==> flow/design.v (excerpt) <==
module div_unit
(
    input  logic        clk,
    input  logic        rst,
    input  logic        issue,           
    input  logic [2:0]  funct3,          
    input  logic [6:0]  opcode,
    input  logic [4:0]  rd,
    input  logic [5:0]  pd,
    input  logic [2:0]  rob_idx,
    input  logic [31:0] pc,
    input  logic [31:0] ps1_value,
    input  logic [31:0] ps2_value,
    output logic        ready,           
    input  logic        cdb_dequeue,     
    output logic        res_valid,
    output logic [4:0]  res_rd,
    output logic [5:0]  res_pd,
    output logic [2:0]  res_rob_idx,
    output logic [31:0] res_value,
    output logic [31:0] res_rs1_value,
    output logic [31:0] res_rs2_value,
    output logic [31:0] res_pc,
    output logic [31:0] res_pc_next,
    output logic [6:0]  res_opcode
);
For scale: about 1700 cells after synthesis, ~260 flip-flops.
Settings: LEC_CHECK=0, CAP_MARGIN=40, CORE_MARGIN=2, CORE_UTILIZATION=68, CTS_CLUSTER_SIZE=98, GPL_TIMING_DRIVEN=1, PLACE_DENSITY=0.62, SETUP_SLACK_MARGIN=-0.02, SLEW_MARGIN=20, TNS_END_PERCENT=5; clock period 4.88 ns.
run.sh (not shown) runs the stock make flow with config.mk's settings and CLKGATE_MAP_FILE=.
The starting point finished with negative setup slack left.
Change:
Settings changed: CAP_MARGIN 40 to 20, CORE_UTILIZATION 68 to 72, CTS_CLUSTER_SIZE 98 to default, GPL_TIMING_DRIVEN 1 to default, PLACE_DENSITY 0.62 to default, SETUP_SLACK_MARGIN -0.02 to -0.36, TNS_END_PERCENT 5 to default.
Clock period 4.88 ns to 3.7 ns, I/O delays scaled along.
Result: The new run reached the layout checks and failed them: negative setup slack. Worst setup slack got worse by 1.0 ns. Die area decreases by about 5.4%. Non-clock buffer count rose by 108. Clock-buffer cell count is higher by 3. Total power goes up by about 40%. Routed wire length rose by about 37%. Cell area went up by 5.4%. Final cell count grows by 4.8%. Sequential power goes up by 31%.
Change:
Settings changed: ABC_AREA from default to 1, CORE_ASPECT_RATIO from default to 0.5, CTS_CLUSTER_DIAMETER from default to 364, CTS_CLUSTER_SIZE from default to 95, PLACE_DENSITY from default to 0.36, SETUP_SLACK_MARGIN -0.36 to 0.37, TNS_END_PERCENT from default to 10.
Clock period 3.7 ns to 2.56 ns, I/O delays scaled along.
After rerunning: The new run did not get past 4_1_cts (DPL-0033); area after synthesis climbs by 12%; synthesized cell count climbs by 48%; die area climbs by 12%.
Change:
Settings changed: CORE_ASPECT_RATIO 0.5 to default, CORE_UTILIZATION 72 to 67, CTS_CLUSTER_DIAMETER 364 to default, CTS_CLUSTER_SIZE 95 to 37, HOLD_SLACK_MARGIN from default to 0.29, PLACE_DENSITY 0.36 to default, SETUP_SLACK_MARGIN 0.37 to 0.05, TNS_END_PERCENT 10 to default.
Clock period 2.56 ns to 3.32 ns, I/O delays scaled along.
=> With this change the flow completed and failed the layout checks on negative setup slack. Die area increases by 7.0%. Synthesized cell count stays the same. Synthesized area is unchanged.

---

div_unit again, from the RTL that the note above started with.
Settings: LEC_CHECK=0, ABC_AREA=0, CAP_MARGIN=20, CORE_MARGIN=2, CORE_UTILIZATION=70, CTS_CLUSTER_DIAMETER=201, CTS_CLUSTER_SIZE=36, HOLD_SLACK_MARGIN=-0.08, SETUP_SLACK_MARGIN=0.93, SLEW_MARGIN=20; clock period 3.23 ns.
The starting point stopped in 5_1_grt on DPL-0038.
Then changed:
- ABC_AREA: 0 -> unset
- CTS_CLUSTER_DIAMETER: 201 -> unset
- CTS_CLUSTER_SIZE: 36 -> unset
- HOLD_SLACK_MARGIN: -0.08 -> unset
- SETUP_SLACK_MARGIN: 0.93 -> unset
- clock period: 3.23 -> 3.92 ns (I/O delays scaled with it)
After rerunning: Now the flow reached the layout checks and failed them: setup timing; die size does not change; synthesized cell count stays the same; synthesized area is unchanged.
Then changed:
- CORE_UTILIZATION: 70 -> 67
- CTS_CLUSTER_SIZE: unset -> 37
- HOLD_SLACK_MARGIN: unset -> 0.29
- clock period: 3.92 -> 3.72 ns (I/O delays scaled with it)
The changed run produced a layout that fails on setup timing.
Count of clock-buffer cells in the layout drops by 8.
First-iteration DRC count drops by 59%.
Die area climbs by 4.4%.
Design area drops by 1.0%.
Hold slack gets better by 0.0035 ns.
Routed wire length drops by 26%.
Total power drops by 5.0%.
Then changed:
- CELL_PAD_IN_SITES_GLOBAL_PLACEMENT: unset -> 2
- CORE_UTILIZATION: 67 -> 40
- CTS_CLUSTER_DIAMETER: unset -> 110
- CTS_CLUSTER_SIZE: 37 -> unset
- HOLD_SLACK_MARGIN: 0.29 -> unset
- PLACE_DENSITY_LB_ADDON: unset -> 0.19
- SETUP_SLACK_MARGIN: unset -> 0.23
- clock period: 3.72 -> 5.5 ns (I/O delays scaled with it)
The changed run finished clean.
Worst setup slack improved by 1.4 ns.
First-iteration DRC count decreases by 48%.
Routed wire length drops by 3.4%.
Sequential share of layout area goes up by 1.5 points.

---

Starting RTL as in the previous note.
clock: 4.12 ns
lec_check: 0
cap_margin: 5
core_margin: 2
core_utilization: 70
cts_cluster_diameter: 43
cts_cluster_size: 31
gpl_timing_driven: 1
place_density_lb_addon: 0.28
setup_slack_margin: 0.53
slew_margin: 20
tns_end_percent: 55
The baseline died in global routing, error ODB-0269.
Rerun with:
ABC_AREA = 1   (was default)
CAP_MARGIN = 40   (was 5)
CORE_UTILIZATION = 63   (was 70)
CTS_CLUSTER_DIAMETER = default   (was 43)
CTS_CLUSTER_SIZE = 90   (was 31)
PLACE_DENSITY = 0.8   (was default)
PLACE_DENSITY_LB_ADDON = default   (was 0.28)
SETUP_SLACK_MARGIN = -0.02   (was 0.53)
clock period = 4.88 ns   (was 4.12 ns; I/O delays follow)
Outcome: This time the run completed without violations. Synthesized area went up by 12%. Die size grows by 24%. Synthesized cell count is higher by 48%.
Rerun with:
ABC_AREA = default   (was 1)
CAP_MARGIN = 10   (was 40)
CORE_UTILIZATION = 72   (was 63)
CTS_CLUSTER_SIZE = default   (was 90)
GPL_TIMING_DRIVEN = default   (was 1)
PLACE_DENSITY = default   (was 0.8)
SETUP_SLACK_MARGIN = -0.36   (was -0.02)
TNS_END_PERCENT = default   (was 55)
clock period = 3.59 ns   (was 4.88 ns; I/O delays follow)
Effect: This time the run failed in global routing on ODB-0269. Die size drops by about 21%. Area after synthesis shrinks by 11%. Synthesized cell count went down by about 32%.
Rerun with:
CAP_MARGIN = 20   (was 10)
CORE_UTILIZATION = 40   (was 72)
PLACE_DENSITY = 0.6   (was default)
SETUP_SLACK_MARGIN = default   (was -0.36)
clock period = 5.5 ns   (was 3.59 ns; I/O delays follow)
- The changed run went through all stages and came out clean
- synthesized cell count is unchanged
- area after synthesis is unchanged
- die area grows by about 80%
Rerun with:
CELL_PAD_IN_SITES_DETAIL_PLACEMENT = 2   (was default)
CELL_PAD_IN_SITES_GLOBAL_PLACEMENT = 2   (was default)
CORE_MARGIN = 10   (was 2)
CTS_CLUSTER_DIAMETER = 110   (was default)
MAX_ROUTING_LAYER = met4   (was default)
PLACE_DENSITY = default   (was 0.6)
PLACE_DENSITY_LB_ADDON = 0.19   (was default)
SETUP_SLACK_MARGIN = 0.23   (was default)
After rerunning:
- The new run produced a clean layout
- wire length rose by a quarter to a third
- hold slack improves by 0.0095 ns
- core utilization rose by 0.48 points
- clock skew fell by 0.0066 ns
- worst setup slack improves by 0.11 ns
- final cell count is about the same
- total power rose by a little under a tenth
- first-iteration DRC count fell by a little under a tenth
- synthesized area stays the same
- final area rose slightly
- sequential power is about the same
Power and IR drop assume default switching activity.
